==> flow/design.v (excerpt) <==
module hdmi
#(parameter FREQ=25200000, FS=48000, CTS=25200, N=6144)
 (
   input        I_CLK_PIXEL,
   input        I_RESET,      
   input [7:0]  I_R,
   input [7:0]  I_G,
   input [7:0]  I_B,
   input        I_BLANK,
   input        I_HSYNC,
   input        I_VSYNC,
   input        I_ASPECT_169,
   input        I_AUDIO_ENABLE,
   input [15:0] I_AUDIO_PCM_L,
   input [15:0] I_AUDIO_PCM_R,
   output [9:0] O_RED,    
   output [9:0] O_GREEN,  
   output [9:0] O_BLUE    
);
Settings: LEC_CHECK=0, CAP_MARGIN=20, CELL_PAD_IN_SITES_DETAIL_PLACEMENT=1, CELL_PAD_IN_SITES_GLOBAL_PLACEMENT=1, CORE_ASPECT_RATIO=0.55, CORE_MARGIN=2, CORE_UTILIZATION=67, CTS_CLUSTER_DIAMETER=260, GPL_ROUTABILITY_DRIVEN=0, GPL_TIMING_DRIVEN=1, MAX_ROUTING_LAYER=met4, SLEW_MARGIN=15; clock period 6.54 ns.
run.sh (not shown) runs the stock make flow with config.mk's settings and CLKGATE_MAP_FILE=.
The baseline aborted during detailed placement on DPL-0033.
Change:
==> flow/config.mk (replaced) <==
export PLATFORM = sky130hd
export DESIGN_NAME = hdmi
export DESIGN_NICKNAME = hdmi
export VERILOG_FILES = /design/flow/design.v
export SDC_FILE = /design/flow/constraint.sdc
export NUM_CORES = 4
export LEC_CHECK = 0
export CAP_MARGIN = 20
export CORE_MARGIN = 2
export CORE_UTILIZATION = 70
export CTS_CLUSTER_SIZE = 35
export SETUP_SLACK_MARGIN = 1.3
export SLEW_MARGIN = 20
==> flow/constraint.sdc (replaced) <==
create_clock -name core_clock -period 5.1 [get_ports {I_CLK_PIXEL}]
set_input_delay 1.0200 -clock core_clock [delete_from_list [all_inputs] [get_ports {I_CLK_PIXEL}]]
set_output_delay 1.0200 -clock core_clock [all_outputs]
set_load 0.01 [all_outputs]
Outcome:
- The changed run finished but failed the layout checks on setup timing
- die size decreases by 4.4%
- synthesized area is unchanged
- synthesized cell count stays the same
Change:
--- a/flow/config.mk
+++ b/flow/config.mk
@@ -8 +8 @@
-export CAP_MARGIN = 20
+export CAP_MARGIN = 10
@@ -10 +10 @@
-export CORE_UTILIZATION = 70
+export CORE_UTILIZATION = 72
@@ -12 +12,2 @@
-export SETUP_SLACK_MARGIN = 1.3
+export MAX_ROUTING_LAYER = met4
+export PLACE_DENSITY = 0.64
==> flow/constraint.sdc (replaced) <==
create_clock -name core_clock -period 6.75 [get_ports {I_CLK_PIXEL}]
set_input_delay 1.3500 -clock core_clock [delete_from_list [all_inputs] [get_ports {I_CLK_PIXEL}]]
set_output_delay 1.3500 -clock core_clock [all_outputs]
set_load 0.01 [all_outputs]
After rerunning:
- The changed run completed and failed the layout checks on setup timing
- sequential power drops by 25%
- final area drops by 1.2%
- non-clock buffer count drops by 51
- power drops by 27%
- fmax climbs by 6.0%
- register-to-register slack gains 2.1 ns
- synthesized cell count stays the same
- via count drops by 1.7%
- area after synthesis is unchanged
- hold slack stays flat
- sequential cell count does not change
Change:
--- a/flow/config.mk
+++ b/flow/config.mk
@@ -10 +10 @@
-export CORE_UTILIZATION = 72
+export CORE_UTILIZATION = 68
@@ -13 +12,0 @@
-export PLACE_DENSITY = 0.64
==> flow/constraint.sdc (replaced) <==
create_clock -name core_clock -period 8.1 [get_ports {I_CLK_PIXEL}]
set_input_delay 1.6200 -clock core_clock [delete_from_list [all_inputs] [get_ports {I_CLK_PIXEL}]]
set_output_delay 1.6200 -clock core_clock [all_outputs]
set_load 0.01 [all_outputs]
What happened: The new run went through all stages and came out clean; area after synthesis stays the same; core utilization decreases by 6.6 points; hold slack degrades by 0.0079 ns; wire length decreases by 9.8%; worst setup slack improved by 1.7 ns.

========
hdmi again, from the RTL that the note above started with.
==> flow/config.mk <==
export PLATFORM = sky130hd
export DESIGN_NAME = hdmi
export DESIGN_NICKNAME = hdmi
export VERILOG_FILES = /design/flow/design.v
export SDC_FILE = /design/flow/constraint.sdc
export NUM_CORES = 4
export LEC_CHECK = 0
export ABC_AREA = 1
export CAP_MARGIN = 5
export CELL_PAD_IN_SITES_DETAIL_PLACEMENT = 2
export CORE_ASPECT_RATIO = 0.63
export CORE_MARGIN = 5
export CORE_UTILIZATION = 27
export CTS_CLUSTER_SIZE = 95
export GPL_ROUTABILITY_DRIVEN = 0
export SLEW_MARGIN = 40
==> flow/constraint.sdc <==
create_clock -name core_clock -period 10.0 [get_ports {I_CLK_PIXEL}]
set_input_delay 2.0000 -clock core_clock [delete_from_list [all_inputs] [get_ports {I_CLK_PIXEL}]]
set_output_delay 2.0000 -clock core_clock [all_outputs]
set_load 0.01 [all_outputs]
Rerun with:
- ABC_AREA: 1 -> unset
- CAP_MARGIN: 5 -> 20
- CELL_PAD_IN_SITES_DETAIL_PLACEMENT: 2 -> unset
- CORE_ASPECT_RATIO: 0.63 -> unset
- CORE_MARGIN: 5 -> 2
- CORE_UTILIZATION: 27 -> 30
- CTS_CLUSTER_SIZE: 95 -> unset
- GPL_ROUTABILITY_DRIVEN: 0 -> unset
- SLEW_MARGIN: 40 -> 20
- clock period: 10.0 -> 9.0 ns (I/O delays scaled with it)
The changed run finished with timing, DRC and antenna clean; design area decreases by about 0.6%; register-to-register slack improved by 0.22 ns; flip-flop count stays the same; worst hold slack improved by 0.016 ns; global-route usage decreases by 6.6 points; setup slack improved by 0.22 ns; routed wire length decreases by about 45%; via count decreases by 15%.
Rerun with:
- ABC_AREA: unset -> 1
- CORE_UTILIZATION: 30 -> 64
- clock period: 9.0 -> 10.9 ns (I/O delays scaled with it)
Final cell count is lower by 11%. Count of clock-buffer cells in the layout is lower by 27. Die area is lower by 52%. Wire length is lower by 4.5%. Worst hold slack stays flat. Maximum frequency is lower by 2.3%. Worst setup slack improves by 1.7 ns. Flip-flop count is unchanged. Non-clock buffer count is lower by 15.
Rerun with:
- ABC_AREA: 1 -> unset
- CORE_UTILIZATION: 64 -> 70
- CTS_CLUSTER_SIZE: unset -> 35
- SETUP_SLACK_MARGIN: unset -> 1.45
- clock period: 10.9 -> 5.06 ns (I/O delays scaled with it)
=> The new run completed and failed the layout checks on negative setup slack. Worst setup slack degrades by 5.4 ns. Global-route usage rose by 5.4 points. Design area is higher by about 3.6%.
Rerun with:
- CORE_UTILIZATION: 70 -> 21
- CTS_CLUSTER_SIZE: 35 -> unset
- SETUP_SLACK_MARGIN: 1.45 -> unset
- clock period: 5.06 -> 10.9 ns (I/O delays scaled with it)
=>
- With this change the flow finished clean
- clock power went down by about 50%
- final cell count climbs by 31%
- final area increases by about 1.1%
- first-iteration DRC count came out lower by 16%
- global-route usage went down by 21 points
- worst setup slack improves by 5.0 ns
- core utilization fell by 58 points
- via count drops by 5.5%
- sequential power came out lower by about 53%
Rerun with:
- ABC_AREA: unset -> 1
- CELL_PAD_IN_SITES_GLOBAL_PLACEMENT: unset -> 0
- CORE_UTILIZATION: 21 -> 38
- PLACE_DENSITY_LB_ADDON: unset -> 0.29
- TNS_END_PERCENT: unset -> 20
- clock period: 10.9 -> 5.4 ns (I/O delays scaled with it)
Result:
- The new run ran to the end with violations: negative setup slack
- final area grows slightly
- clock skew shrinks by 0.046 ns
- clock-buffer cell count grows by 17
- worst setup slack loses 3.5 ns
- fmax grows by a quarter to a third
- cell count shrinks by a little under a tenth
- hold slack gains 0.0069 ns
- global-route usage grows by 6.6 points

========
Setup of build 73:
Starting RTL as in the previous note.
// hdmi
module hdmi
#(parameter FREQ=25200000, FS=48000, CTS=25200, N=6144)
 (
   input        I_CLK_PIXEL,
   input        I_RESET,      
   input [7:0]  I_R,
   input [7:0]  I_G,
   input [7:0]  I_B,
   input        I_BLANK,
   input        I_HSYNC,
   input        I_VSYNC,
   input        I_ASPECT_169,
   input        I_AUDIO_ENABLE,
   input [15:0] I_AUDIO_PCM_L,
   input [15:0] I_AUDIO_PCM_R,
   output [9:0] O_RED,    
   output [9:0] O_GREEN,  
   output [9:0] O_BLUE    
);
==> flow/config.mk <==
export PLATFORM = sky130hd
export DESIGN_NAME = hdmi
export DESIGN_NICKNAME = hdmi
export VERILOG_FILES = /design/flow/design.v
export SDC_FILE = /design/flow/constraint.sdc
export NUM_CORES = 4
export LEC_CHECK = 0
export ABC_AREA = 0
export CAP_MARGIN = 5
export CORE_MARGIN = 2
export CORE_UTILIZATION = 72
export CTS_CLUSTER_SIZE = 27
export HOLD_SLACK_MARGIN = 0.29
export PLACE_DENSITY_LB_ADDON = 0.0
export SETUP_SLACK_MARGIN = 1.27
export SLEW_MARGIN = 40
==> flow/constraint.sdc <==
create_clock -name core_clock -period 5.0 [get_ports {I_CLK_PIXEL}]
set_input_delay 1.0000 -clock core_clock [delete_from_list [all_inputs] [get_ports {I_CLK_PIXEL}]]
set_output_delay 1.0000 -clock core_clock [all_outputs]
set_load 0.01 [all_outputs]
[build 73] flow finished | final checks: failed | reasons: setup timing
Inputs modified between build 73 and build 75:
Settings: SETUP_SLACK_MARGIN no longer set, was 1.27; HOLD_SLACK_MARGIN no longer set, was 0.29; PLACE_DENSITY_LB_ADDON no longer set, was 0.0; CTS_CLUSTER_SIZE no longer set, was 27; CORE_UTILIZATION now 30, was 72; CAP_MARGIN now 20, was 5; SLEW_MARGIN now 20, was 40; ABC_AREA no longer set, was 0; the clock period (ns, I/O delays scaled along) now 10.0, was 5.0.
Notes after the runs:
- Build 75 went all the way through the flow, and no timing, DRC or antenna check failed.
- Compared build 73 against build 75; area after synthesis within noise.
- The sequential cell area share of build 75 is higher than that of build 73.
- | final area | build 75 vs build 73 | 1.5% lower |
- Of build 75 and build 73, it is build 75 that has the lower detailed-route vias per instance.
- The lower total chip power of build 73 and build 75 is in build 75.
- The share of total power in combinational logic of build 75 is lower than that of build 73.
- Looking only at part of the power in the clock network, and setting everything else aside, the lower value of build 73 and build 75 goes to build 73.
- On fraction of area in non-clock buffers: between build 73 and build 75, it ends up lower for build 75.
- Between build 73 and build 75, count of non-filler cells in the finished layout increased.
For build 44, these inputs were changed with respect to build 75:
Settings: CORE_MARGIN changed from 2 to 5; CORE_ASPECT_RATIO newly set to 0.63; CORE_UTILIZATION changed from 30 to 27; CTS_CLUSTER_SIZE newly set to 95; HOLD_SLACK_MARGIN newly set to -0.07; GPL_ROUTABILITY_DRIVEN newly set to 0; CELL_PAD_IN_SITES_DETAIL_PLACEMENT newly set to 2; PLACE_DENSITY_LB_ADDON newly set to 0.28; CAP_MARGIN changed from 20 to 30; ABC_AREA newly set to 1; SLEW_MARGIN changed from 20 to 40.
--- outcome ---
Combinational power share: build 44 vs build 75 down 3.1 points
Build 44 can be clocked slower than build 75.
In the tables for build 44 and build 75, worst reg2reg path depth reads lower with build 75.
Build 44 against build 75: post-route total power has decreased; total number of vias increased by 3276 relative to the old numbers; simple-gate share of the synthesized area lower; core outline area went up by 17000 sq um.
Input changes introduced in build 68 (baseline for comparison: build 44):
Settings: SETUP_SLACK_MARGIN newly set to 0.76; CORE_ASPECT_RATIO changed from 0.63 to 0.99; MIN_ROUTING_LAYER newly set to met2; SLEW_MARGIN changed from 40 to 0; HOLD_SLACK_MARGIN changed from -0.07 to 0.01; CELL_PAD_IN_SITES_GLOBAL_PLACEMENT newly set to 3; GPL_ROUTABILITY_DRIVEN removed (was 0); PLACE_DENSITY_LB_ADDON removed (was 0.28); CORE_MARGIN changed from 5 to 2; CTS_CLUSTER_DIAMETER newly set to 187; CTS_CLUSTER_SIZE removed (was 95); MAX_ROUTING_LAYER newly set to met4; CORE_UTILIZATION changed from 27 to 25; ABC_AREA changed from 1 to 0.
[summary]
Against build 44, synthesized area in build 68 fell slightly.
Build 44 has a higher inverter count than build 68.
Compared with build 44, in build 68 routed wirelength normalized by instance count lower; chip area from the yosys synthesis statistics lower.
Setup changes, build 68 to build 24
Settings: SETUP_SLACK_MARGIN changed from 0.76 to 2.08; SLEW_MARGIN changed from 0 to 30.
--- outcome ---
Minimum hold slack in build 24 vs build 68: down 10 ps. The peak supply drop reported for build 24 is greater than that of build 68 by 0.17 mV. Static leakage, build 24 vs build 68: up slightly. Relative to build 68, the core utilization of build 24 is higher by 0.59 points. Against build 68, build 24 comes in 0.63% higher on number of vias in the routed layout.
The inputs of build 49 differ from those of build 24 as listed below.
Settings: HOLD_SLACK_MARGIN: 0.01 -> unset; CAP_MARGIN: 30 -> 20; CORE_ASPECT_RATIO: 0.99 -> unset; SETUP_SLACK_MARGIN: 2.08 -> unset; CTS_CLUSTER_DIAMETER: 187 -> 229; ABC_AREA: 0 -> 1; SLEW_MARGIN: 30 -> 20; CELL_PAD_IN_SITES_GLOBAL_PLACEMENT: 3 -> unset; MAX_ROUTING_LAYER: met4 -> met5; CORE_UTILIZATION: 25 -> 40; CELL_PAD_IN_SITES_DETAIL_PLACEMENT: 2 -> unset.
Notes after the runs:
Side by side, placed cell count turned out lower in build 49 than in build 24.
Between build 24 and build 49, worst hold slack increased.
Actual transition at the worst max-transition pin up 200 ps in build 49 wrt build 24
Build 49 -> stages 100% | layout checks FAIL | DRC
Power figures rest on the tool's default switching activity, not on a simulated workload.
